==> run C: inputs <==
## cordic_stage
module cordic_stage (clk, reset, X_i, Y_i, Z_i, X_O, Y_O, Z_O);
clock: 2.31 ns
lec_check: 0
cap_margin: 20
core_aspect_ratio: 0.5
core_margin: 2
core_utilization: 66
cts_cluster_diameter: 370
cts_cluster_size: 50
hold_slack_margin: 0.29
place_density_lb_addon: 0.0
setup_slack_margin: 0.6
slew_margin: 20
run.sh (not shown) runs the stock make flow with config.mk's settings and CLKGATE_MAP_FILE=.
==> run K (differences from run C) <==
- CORE_ASPECT_RATIO: 0.5 -> not set
- CORE_UTILIZATION: 66 -> 72
- CTS_CLUSTER_DIAMETER: 370 -> 25
- CTS_CLUSTER_SIZE: 50 -> 32
- HOLD_SLACK_MARGIN: 0.29 -> not set
- PLACE_DENSITY_LB_ADDON: 0.0 -> not set
- SETUP_SLACK_MARGIN: 0.6 -> 0.44
==> flow/constraint.sdc (replaced) <==
create_clock -name core_clock -period 3.17 [get_ports {clk}]
set_input_delay 0.6340 -clock core_clock [delete_from_list [all_inputs] [get_ports {clk}]]
set_output_delay 0.6340 -clock core_clock [all_outputs]
set_load 0.01 [all_outputs]
==> run summary <==
area enclosed by the die boundary -> 0.0902 mm2
die span in y -> 213 um
Error Message -> [ERROR DPL-0033] detailed placement checks failed during check placement.
Cell Rows -> 76
last stage reached -> clock tree synthesis
die boundary width -> 423 um
status -> did not finish
RD Place Congestion -> 1.00
Placement Cell Area -> 0.0768 mm2
detailed placement HPWL -> 148 mm
Source of the figures above: run C

==> run summary <==
status -> did not finish
last stage reached -> global routing
Error Message -> [ERROR DPL-0038] Utilization greater than 100%, impossible to legalize
RD Place Congestion -> 0.954
Cell Rows -> 103
die boundary width -> 287 um
Simple Share, Synth -> 19.8%
Placement Cell Area -> 0.0624 mm2
Avg Inst Size Synth -> 8.31 um2
area enclosed by the die boundary -> 0.0826 mm2
clock buffers created by TritonCTS -> 189
detailed placement HPWL -> 118 mm
I/O pins -> 98
Source of the figures above: run K


---

==> trial 66: inputs <==
Starting RTL as in the previous note.
export LEC_CHECK = 0
export CAP_MARGIN = 20
export CORE_ASPECT_RATIO = 0.5
export CORE_MARGIN = 2
export CORE_UTILIZATION = 72
export CTS_CLUSTER_DIAMETER = 392
export CTS_CLUSTER_SIZE = 95
export SETUP_SLACK_MARGIN = 0.16
export SLEW_MARGIN = 20
export TNS_END_PERCENT = 5
create_clock -name core_clock -period 1.07 [get_ports {clk}]
==> inputs of trial 56, as changes to trial 66 <==
- CORE_ASPECT_RATIO: 0.5 -> default
- CORE_UTILIZATION: 72 -> 40
- CTS_CLUSTER_DIAMETER: 392 -> default
- CTS_CLUSTER_SIZE: 95 -> default
- SETUP_SLACK_MARGIN: 0.16 -> 0.2
- TNS_END_PERCENT: 5 -> default
==> flow/constraint.sdc (replaced) <==
create_clock -name core_clock -period 3.52 [get_ports {clk}]
set_input_delay 0.7040 -clock core_clock [delete_from_list [all_inputs] [get_ports {clk}]]
set_output_delay 0.7040 -clock core_clock [all_outputs]
set_load 0.01 [all_outputs]
==> inputs of build 83, as changes to trial 66 <==
- ABC_AREA: default -> 1
- CORE_ASPECT_RATIO: 0.5 -> default
- CTS_CLUSTER_DIAMETER: 392 -> 395
- CTS_CLUSTER_SIZE: 95 -> default
- SETUP_SLACK_MARGIN: 0.16 -> default
- TNS_END_PERCENT: 5 -> 45
==> flow/constraint.sdc (replaced) <==
create_clock -name core_clock -period 2.66 [get_ports {clk}]
set_input_delay 0.5320 -clock core_clock [delete_from_list [all_inputs] [get_ports {clk}]]
set_output_delay 0.5320 -clock core_clock [all_outputs]
set_load 0.01 [all_outputs]
==> notes <==
Setup slack: build 83 is worse than trial 56 (0.63 ns). Of trial 56 and build 83, build 83 has the higher clock-buffer cell count (gap 3). Between trial 56 and build 83, the lower register-to-register slack is in build 83 (gap 0.43 ns). Between build 83 and trial 56, the lower non-clock buffer count is in trial 56 (gap 199). Build 83 finished with negative setup slack left. Trial 56 ran to the end with no violations. Trial 66 stopped in 4_1_cts with DPL-0038. In trial 56 the worst hold slack is higher than in build 83, by 0.16 ns. In synthesized area, trial 66 and trial 56 do not differ. Between build 83 and trial 56, the lower design area is in trial 56 (gap about 7%, measured against trial 56). Against build 83, the global-route usage of trial 56 is lower by 19 points.
==> figures <==
item	trial 56	trial 66	build 83
Outcome	timing/DRC/antenna clean	did not finish	finished with violations
Stage where the flow stopped	-	4_1_cts	-
Layout check failures	-	-	negative setup slack
Final cell utilization of the core	45.8%	-	85.2%
Hold/Removal Path Class	input port to flip-flop	-	input port to flip-flop
Initial Util	40.3%	72.8%	72.9%
Antenna violations before repair	2	-	4
CP Max Fanout	3	-	4
Total number of vias	49000	-	64200
Met1 routing resource usage after global routing	27.8%	-	47.7%
CORE AREA	144000 µm²	79500 µm²	82400 µm²
Sequential share of the synthesized area	27.1%	27.1%	26.1%
Met3 Track Usage GR	2.27%	-	6.43%
Well-Tap Cells	1903	-	1070
Setup crit start	reg16byout_st16.reg_out[3]	-	reg16bxout_st16.reg_out[0]
Compound Share, Synth	20.1%	20.1%	20.6%
Remaining routing DRC violations	0	-	0
Hold Startpoint	reset	-	reset
Via count of the first global-routing pass	47400	-	59100
Total instance count after detailed placement	8939	10100	10200

---

==> job 7482 <==
Starting RTL as in the previous note.
Settings: LEC_CHECK=0, CAP_MARGIN=20, CORE_MARGIN=2, CORE_UTILIZATION=70, CTS_CLUSTER_DIAMETER=52, SETUP_SLACK_MARGIN=0.93, SLEW_MARGIN=20; clock period 3.17 ns.
==> job 2879 (differences from job 7482) <==
--- a/flow/config.mk
+++ b/flow/config.mk
@@ -7,7 +7,5 @@
 export LEC_CHECK = 0
 export CAP_MARGIN = 20
 export CORE_MARGIN = 2
-export CORE_UTILIZATION = 70
-export CTS_CLUSTER_DIAMETER = 52
-export SETUP_SLACK_MARGIN = 0.93
+export CORE_UTILIZATION = 52
 export SLEW_MARGIN = 20
==> flow/constraint.sdc (replaced) <==
create_clock -name core_clock -period 3.52 [get_ports {clk}]
set_input_delay 0.7040 -clock core_clock [delete_from_list [all_inputs] [get_ports {clk}]]
set_output_delay 0.7040 -clock core_clock [all_outputs]
set_load 0.01 [all_outputs]
==> results <==
quantity                                                             job 2879              job 7482
Result of the run                                    timing/DRC/antenna clean       failed layout checks
Layout check failures                                                       -  negative setup slack
Seq area share                                                         24.28%                22.11%
Worst hold path type                                        input pin to flop          flop to flop
Largest net degree at the start of global routing                         154                   115
Cell row count                                                            122                   105
Tally of filler cells in the layout                                     10320                  3952
Core outline area                                                 0.1105 mm^2          0.08198 mm^2
Number of non-clock inverters in the layout                               333                   334
Met1 capacity usage during global routing                              35.80%                47.51%
Final worst hold slack                                              0.4271 ns             0.4032 ns
Setup total negative slack                                               0 ns             -1.238 ns
Die extent in y                                                      337.5 um              291.5 um
Area of placed instances                                         0.06147 mm^2          0.06259 mm^2
End-of-flow core utilization                                           58.43%                88.14%
Count of non-CTS buffers in the layout                                    277                   573
Endpoint with the worst hold slack                 reg16byout_st12.reg_out[0]          dff_st11.out
CP Depth                                                                    5                    11
Clk ins delay skew pair                                               0.68 ns               0.70 ns

---

==> run B <==
cordic_stage again, from the RTL that the note above started with.
// cordic_stage
module cordic_stage (clk, reset, X_i, Y_i, Z_i, X_O, Y_O, Z_O);
Settings: LEC_CHECK=0, ABC_AREA=1, CAP_MARGIN=10, CELL_PAD_IN_SITES_GLOBAL_PLACEMENT=1, CORE_ASPECT_RATIO=0.66, CORE_MARGIN=2, CORE_UTILIZATION=66, CTS_CLUSTER_SIZE=45, MIN_ROUTING_LAYER=met2, SLEW_MARGIN=20; clock period 4.68 ns.
==> inputs of run D, as changes to run B <==
==> flow/config.mk (replaced) <==
export PLATFORM = sky130hd
export DESIGN_NAME = cordic_stage
export DESIGN_NICKNAME = cordic_stage
export VERILOG_FILES = /design/flow/design.v
export SDC_FILE = /design/flow/constraint.sdc
export NUM_CORES = 4
export LEC_CHECK = 0
export CAP_MARGIN = 20
export CORE_MARGIN = 2
export CORE_UTILIZATION = 68
export SLEW_MARGIN = 20
==> flow/constraint.sdc (replaced) <==
create_clock -name core_clock -period 2.86 [get_ports {clk}]
set_input_delay 0.5720 -clock core_clock [delete_from_list [all_inputs] [get_ports {clk}]]
set_output_delay 0.5720 -clock core_clock [all_outputs]
set_load 0.01 [all_outputs]
==> notes.md <==
Item: results of the latest flow run.

- The post-synthesis xor/xnor area fraction is 3.28%.
- The tool reported: "[ERROR GPL-0301] Utilization 106.606 % exceeds 100%".
- The flow stopped in global placement without I/O.
- After synthesis, the share of cell area in mux cells is 0%.
- The register share after synthesis is 26.1%.
- The die is 375 um wide.
- The die height is 249 um.
- The share of the core filled by cells before placement is 66.9%.
- The area of the die is approximately 94000 um2.
- Synthesis produced a netlist with a net count of around 9800.
- The flow did not finish.
- Averaged over all synthesized cells, the footprint is just under 7 um2.
- The area of the mapped netlist is 60100 um2.
- The combinational family with the most area after synthesis is simple AND/OR/NAND/NOR gates.
- According to the Yosys statistics, the synthesized design has a chip area of around 60000 um2.
That was run B.
==> notes.md <==
Item: results of the latest flow run.

- The run stopped with a tool error.
- The stopping stage is global routing.
- The first error in the log reads "[ERROR GRT-0232] Routing congestion too high. Check the congestion heatmap in the GUI".
- The post-synth count of flops with an enable pin is 0.
- The chip area from the yosys synthesis statistics is 57900 um2.
- For this run, the register share of the synthesized area comes to 27.1%.
- The mean post-synth cell area is 8.31 um2.
- The die height is between 200 and 300 um.
- The post-synthesis xor/xnor area fraction is a little under a tenth.
- The width of the die is 296 um.
- The number of placed instances, taps included is 8983.
- The synthesized netlist devotes between 10% and 20% of its cell area to simple gates.
- The share of the core filled by cells before placement is 68.9%.
- The top-level I/O count is 98.
- Synthesis produced a netlist with a net count of 7832.
- The area of the mapped netlist is 57900 um2.
- Grouping non-sequential cells by family puts the most area in AND-OR/OR-AND gates.
That was run D.

---

==> inputs of 09-23 <==
Starting RTL as in the previous note.
clock: 3.36 ns
lec_check: 0
cap_margin: 5
cell_pad_in_sites_global_placement: 0
core_margin: 2
core_utilization: 61
cts_cluster_size: 43
gpl_routability_driven: 0
gpl_timing_driven: 1
max_routing_layer: met4
min_routing_layer: met1
slew_margin: 0
==> 02-16: changes against 09-23 <==
Settings changed: ABC_AREA set to 1, CAP_MARGIN 5 to 20, CELL_PAD_IN_SITES_GLOBAL_PLACEMENT 0 to 2, CORE_UTILIZATION 61 to 47, CTS_CLUSTER_SIZE 43 to not set, MAX_ROUTING_LAYER met4 to not set, SETUP_SLACK_MARGIN set to 0.04, SLEW_MARGIN 0 to 20.
==> flow/constraint.sdc (replaced) <==
create_clock -name core_clock -period 4.81 [get_ports {clk}]
set_input_delay 0.9620 -clock core_clock [delete_from_list [all_inputs] [get_ports {clk}]]
set_output_delay 0.9620 -clock core_clock [all_outputs]
set_load 0.01 [all_outputs]
==> 03-08: changes against 09-23 <==
Settings changed: CAP_MARGIN 5 to 20, CELL_PAD_IN_SITES_GLOBAL_PLACEMENT 0 to not set, CORE_UTILIZATION 61 to 66, CTS_CLUSTER_SIZE 43 to not set, GPL_ROUTABILITY_DRIVEN 0 to not set, GPL_TIMING_DRIVEN 1 to not set, MAX_ROUTING_LAYER met4 to not set, MIN_ROUTING_LAYER met1 to met2, SLEW_MARGIN 0 to 20.
==> flow/constraint.sdc (replaced) <==
create_clock -name core_clock -period 2.39 [get_ports {clk}]
set_input_delay 0.4780 -clock core_clock [delete_from_list [all_inputs] [get_ports {clk}]]
set_output_delay 0.4780 -clock core_clock [all_outputs]
set_load 0.01 [all_outputs]
==> 11-03: changes against 09-23 <==
Settings changed: ABC_AREA set to 1, CORE_UTILIZATION 61 to 72, CTS_CLUSTER_SIZE 43 to 25, PLACE_DENSITY set to 0.65, SETUP_SLACK_MARGIN set to 0.5.
==> flow/constraint.sdc (replaced) <==
create_clock -name core_clock -period 1.94 [get_ports {clk}]
set_input_delay 0.3880 -clock core_clock [delete_from_list [all_inputs] [get_ports {clk}]]
set_output_delay 0.3880 -clock core_clock [all_outputs]
set_load 0.01 [all_outputs]
==> PnR_summary.wiki <==
== Implementation results ==
{| class="wikitable"
! Metric !! Value
|-
| Cells after Synth || ~8900
|-
| Post-synthesis compound-gate area fraction || 0.206
|-
| Last step reached || detailed placement
|-
| Yosys-reported design area after synthesis || about 0.060 mm^2
|-
| Most frequent cells after synthesis || 1669 x sky130_fd_sc_hd__nand2_1, 1140 x sky130_fd_sc_hd__inv_1, 1105 x sky130_fd_sc_hd__a21oi_1
|-
| Run Error || [ERROR DPL-0033] detailed placement checks failed during check placement.
|-
| Outcome || stopped before the end
|}
The numbers above come from 11-03.

==> PnR_summary.wiki <==
=== Physical design figures ===
{| class="wikitable"
! Metric !! Value
|-
| Outcome || timing/DRC/antenna clean
|-
| Post-synthesis compound-gate area fraction || 0.206
|-
| Most frequent cells after synthesis || 1669 x sky130_fd_sc_hd__nand2_1, 1140 x sky130_fd_sc_hd__inv_1, 1105 x sky130_fd_sc_hd__a21oi_1
|-
| Chip area || 0.131 mm^2
|-
| Cells after Synth || 8884
|-
| Worst flop-to-flop path endpoint || reg16bxout_st13.reg_out[15]$_SDFF_PP0_
|-
| HP Class || reg -> reg
|-
| Critical Path End Type || output port
|}
The numbers above come from 02-16.

==> PnR_summary.wiki <==
== Implementation results ==
{| class="wikitable"
! Metric !! Value
|-
| Cells after Synth || 6961
|-
| Most frequent cells after synthesis || 890 x sky130_fd_sc_hd__nor2_1, 783 x sky130_fd_sc_hd__dfxtp_1, 773 x sky130_fd_sc_hd__ha_1
|-
| Run Error || [ERROR GRT-0116] Global routing finished with congestion. Check the congestion regions in the DRC Viewer.
|-
| Mux share of post-synthesis cell area || 0.0201
|-
| Last step reached || global routing
|-
| Post-synthesis compound-gate area fraction || 0.201
|-
| Outcome || stopped before the end
|}
The numbers above come from 03-08.

==> PnR_summary.wiki <==
=== Physical design figures ===
{| class="wikitable"
! Metric !! Value
|-
| Post-synthesis compound-gate area fraction || 0.201
|-
| Cells after Synth || 6961
|-
| Yosys-reported design area after synthesis || 0.0579 mm^2
|-
| Outcome || timing/DRC/antenna clean
|-
| Most frequent cells after synthesis || 890 x sky130_fd_sc_hd__nor2_1, 783 x sky130_fd_sc_hd__dfxtp_1, 773 x sky130_fd_sc_hd__ha_1
|-
| Hold-fix buffers, CTS || 0
|}
The numbers above come from 09-23.


---

==> inputs of 04-22 <==
cordic_stage again, from the RTL that the note above started with.
clock: 2.73 ns
lec_check: 0
cap_margin: 20
core_margin: 2
core_utilization: 72
cts_cluster_diameter: 331
cts_cluster_size: 95
place_density: 0.36
slew_margin: 20
==> 10-25 (differences from 04-22) <==
Settings changed: ABC_AREA set to 1, CTS_CLUSTER_DIAMETER 331 to 392, PLACE_DENSITY 0.36 to unset, SETUP_SLACK_MARGIN set to 0.28, TNS_END_PERCENT set to 5.
==> flow/constraint.sdc (replaced) <==
create_clock -name core_clock -period 1.07 [get_ports {clk}]
set_input_delay 0.2140 -clock core_clock [delete_from_list [all_inputs] [get_ports {clk}]]
set_output_delay 0.2140 -clock core_clock [all_outputs]
set_load 0.01 [all_outputs]
==> 06-12 (differences from 04-22) <==
Settings changed: CORE_UTILIZATION 72 to 63, CTS_CLUSTER_DIAMETER 331 to 370, CTS_CLUSTER_SIZE 95 to 50, HOLD_SLACK_MARGIN set to 0.29, PLACE_DENSITY 0.36 to unset, SETUP_SLACK_MARGIN set to 0.6.
==> flow/constraint.sdc (replaced) <==
create_clock -name core_clock -period 2.31 [get_ports {clk}]
set_input_delay 0.4620 -clock core_clock [delete_from_list [all_inputs] [get_ports {clk}]]
set_output_delay 0.4620 -clock core_clock [all_outputs]
set_load 0.01 [all_outputs]
==> flow_summary.toml <==
# generated from flow reports
[cts]
ctsHtreeMaxLevel = 1
cts-root-buf = "sky130_fd_sc_hd__clkbuf_16"

[placement]
dp_worst_setup_slack_ps = -1010

[yosys]
yosys.cell_count.top_type = "sky130_fd_sc_hd__nor2_1"
post_synth_fa_ha_maj_area_fraction_pct = 18.4
synthTopLogicFamily = "AND-OR/OR-AND gates"

[global_route]
grt.total_usage_pct = 117

[status]
firstError = "[ERROR GRT-0232] Routing congestion too high. Check the congestion heatmap in the GUI."
haltStage = "global routing"
status = "aborted with a tool error"

[floorplan]
die-area_um2 = 94300
the above is filed under 06-12

==> flow_summary.toml <==
# generated from flow reports
[yosys]
post_synth_fa_ha_maj_area_fraction_pct = 17.7
edf_count = 0
yosys.cell_count.top_type = "sky130_fd_sc_hd__nand2_1"
synth.largest_area_cell = "sky130_fd_sc_hd__dfxtp_1"
synthTopLogicFamily = "simple AND/OR/NAND/NOR gates"

[floorplan]
die-area_um2 = 85800

[status]
status = "aborted with a tool error"
haltStage = "clock tree synthesis"
firstError = "[ERROR DPL-0033] detailed placement checks failed during check placement."

[placement]
dp_worst_setup_slack_ps = -1920
the above is filed under 10-25

==> flow_summary.toml <==
# generated from flow reports
[status]
status = "aborted with a tool error"
haltStage = "global routing"
firstError = "[ERROR GRT-0232] Routing congestion too high. Check the congestion heatmap in the GUI."

[cts]
ctsHtreeMaxLevel = 1
clock_sinks = 783
cts-root-buf = "sky130_fd_sc_hd__clkbuf_16"

[floorplan]
io_pins = 98
die-area_um2 = 82600
fp.dieW_um = 287

[global_route]
grt.total_usage_pct = 68.0

[yosys]
synthTopLogicFamily = "AND-OR/OR-AND gates"
yosys.cell_count.top_type = "sky130_fd_sc_hd__nor2_1"
post_synth_fa_ha_maj_area_fraction_pct = 18.4

[placement]
dp_worst_setup_slack_ps = -469
the above is filed under 04-22

